v33:
## axi_slave
module axi_slave #(
    parameter AXI_ID_WD   = 2,
    parameter AXI_DATA_WD = 32,
    parameter AXI_ADDR_WD = 32,
    parameter AXI_STRB_WD = 4
    )(
    input                      S_AXI_ACLK,
    input                      S_AXI_ARESETN,
    input  [AXI_ADDR_WD-1 : 0] S_AXI_AWADDR,
    input  [AXI_ID_WD-1   : 0] S_AXI_AWID,
    input  [1 : 0]             S_AXI_AWBURST,
    input  [2 : 0]             S_AXI_AWSIZE,
    input  [7 : 0]             S_AXI_AWLEN,
    input                      S_AXI_AWVALID,
    output                     S_AXI_AWREADY,
    input  [AXI_DATA_WD-1 : 0] S_AXI_WDATA,
    input  [AXI_STRB_WD-1 : 0] S_AXI_WSTRB,
    input                      S_AXI_WLAST,
    input                      S_AXI_WVALID,
    output                     S_AXI_WREADY,
    output [AXI_ID_WD-1   : 0] S_AXI_BID,
    output [1 : 0]             S_AXI_BRESP,
    output                     S_AXI_BVALID,
    input                      S_AXI_BREADY,
    input  [AXI_ADDR_WD-1 : 0] S_AXI_ARADDR,
    input  [AXI_ID_WD-1   : 0] S_AXI_ARID,
    input  [1 : 0]             S_AXI_ARBURST,
    input  [2 : 0]             S_AXI_ARSIZE,
    input  [7 : 0]             S_AXI_ARLEN,
    input                      S_AXI_ARVALID,
    output                     S_AXI_ARREADY,
    output [AXI_DATA_WD-1 : 0] S_AXI_RDATA,
    output                     S_AXI_RLAST,
    output [AXI_ID_WD-1   : 0] S_AXI_RID,
    output [1 : 0]             S_AXI_RRESP,
    output                     S_AXI_RVALID,
    input                      S_AXI_RREADY
    );
    localparam IW = AXI_ID_WD,
               DW = AXI_DATA_WD,
               AW = AXI_ADDR_WD,
               SW = AXI_STRB_WD;
    localparam DW_BYTE = DW >> 3;
    localparam DEPTH   = 1 << 8;
    reg [7 : 0] bank0 [63 : 0];
    reg [7 : 0] bank1 [63 : 0];
    reg [7 : 0] bank2 [63 : 0];
    reg [7 : 0] bank3 [63 : 0];
    reg [AW-1 : 0] awaddr;
    reg [IW-1 : 0] awid;
  ...
For scale: about 4500 cells after synthesis, roughly 2100 flip-flops, ~180 I/O pins.
Settings: LEC_CHECK=0, CAP_MARGIN=20, CELL_PAD_IN_SITES_DETAIL_PLACEMENT=2, CELL_PAD_IN_SITES_GLOBAL_PLACEMENT=3, CORE_ASPECT_RATIO=1.28, CORE_MARGIN=2, CORE_UTILIZATION=64, PLACE_DENSITY_LB_ADDON=0.18, SLEW_MARGIN=20; clock period 9.0 ns.
run.sh (not shown) runs the stock make flow with config.mk's settings and CLKGATE_MAP_FILE=.
v33 | ERROR | detailed placement
### v33 -> v22
Settings: CELL_PAD_IN_SITES_DETAIL_PLACEMENT: 2 -> 0; PLACE_DENSITY_LB_ADDON: 0.18 -> unset; CELL_PAD_IN_SITES_GLOBAL_PLACEMENT: 3 -> 4; CORE_ASPECT_RATIO: 1.28 -> unset; CORE_UTILIZATION: 64 -> 44; PLACE_DENSITY: unset -> 0.5; the clock period (ns, I/O delays scaled along): 9.0 -> 3.31.
## What came out
v22 had finished all stages when the layout checks came back failing, citing negative setup slack.
NOTE: row count in v22 exceeds that of v33
Diff v22..v33 | share of synthesized cell area in and-or and or-and compound cells | unchanged
Diff v22 and v33: final estimated routing congestion in global placement lower in v22
In the tables for v22 and v33, die boundary width reads lower with v33.
Input-level comparison between v41 and v22:
Settings: a change of CELL_PAD_IN_SITES_DETAIL_PLACEMENT from 0 to 2; a change of CORE_UTILIZATION from 44 to 30; a change of the clock period (ns, I/O delays scaled along) from 3.31 to 10.0.
## What came out
Across v41 and v22, a clean result was obtained everywhere but in v22.
Although v22 finished all stages, its layout failed final checks on negative setup slack.
Measured against v41, the combinational power of v22 comes out at 3.6 times the reference value.
What v41 reported for number of CTS-inserted buffers has to be multiplied by 0.837 to get the figure for v22.
Violation tally from detailed-route iteration zero shrinks by more than a quarter when moving from v22 to v41.
In v41 the worst-case hold slack turned out 0.048 ns higher than in v22.
Relative to v22, combinational cell area excluding buffers and inverters decreased by 4.8% in v41.
In terms of clock edge transition at the registers on the reported setup and hold paths, v22 and v41 differ only marginally.
Summary of v41 over v22: sequential cell count ~0 delta; final routed wire length divided by cell count higher.
Setup changes, v41 to v44
Settings: putting SETUP_SLACK_MARGIN at 0.39 where nothing was set; swapping 10.0 for 8.57 in the clock period (ns, I/O delays scaled along).
Findings:
- Looking at the reports, v44 completed the entire flow and the layout it produced met the timing, design-rule and antenna checks.
- [v44] hold slack rose 0.011 ns relative to v41
- The higher total stage count of the critical path came out of v44.
- v44 vs. v41: portion of total power attributed to the clock network has decreased; final period utilization rose by 4.2 points; wire length per cell stayed essentially flat.
- Re share of synthesized cell area in full adder, half adder and majority cells: no difference whatsoever between v44 and v41.
## Diff of input files: v4 against v44
Settings: putting CTS_CLUSTER_SIZE at 40 where nothing was set; swapping 30 for 72 in CORE_UTILIZATION; clearing CELL_PAD_IN_SITES_DETAIL_PLACEMENT, which used to be 2; clearing CELL_PAD_IN_SITES_GLOBAL_PLACEMENT, which used to be 4; swapping 0.39 for 1.29 in SETUP_SLACK_MARGIN; clearing PLACE_DENSITY, which used to be 0.5; swapping 8.57 for 5.1 in the clock period (ns, I/O delays scaled along).
Findings:
From the logs: v4 reached the end of the flow and failed the layout checks with negative setup slack.
Looking at normalized max-slew margin, v4 sits 0.73 points higher than v44 does.
From v44 to v4 the numbers moved as follows: number of fillers in the final layout now sits lower, final cell area excluding filler cells neither gained nor lost much.


Starting RTL as in the previous note.
clock: 5.73 ns
lec_check: 0
cap_margin: 15
cell_pad_in_sites_detail_placement: 2
cell_pad_in_sites_global_placement: 4
core_margin: 7
core_utilization: 43
gpl_routability_driven: 1
min_routing_layer: met2
place_density_lb_addon: 0.06
slew_margin: 20
tns_end_percent: 65
The baseline completed, yet does not pass: negative setup slack.
Then changed:
Settings changed: CAP_MARGIN 15 to 20, CELL_PAD_IN_SITES_DETAIL_PLACEMENT 2 to 0, CORE_MARGIN 7 to 2, CORE_UTILIZATION 43 to 47, GPL_ROUTABILITY_DRIVEN 1 to not set, MIN_ROUTING_LAYER met2 to not set, PLACE_DENSITY set to 0.5, PLACE_DENSITY_LB_ADDON 0.06 to not set, TNS_END_PERCENT 65 to not set.
Clock period 5.73 ns to 5.85 ns, I/O delays scaled along.
After rerunning: The changed run finished clean; design area drops by 1.9%; wire length drops by 15%; final cell count goes down by 3.7%.
Power and IR drop assume default switching activity.
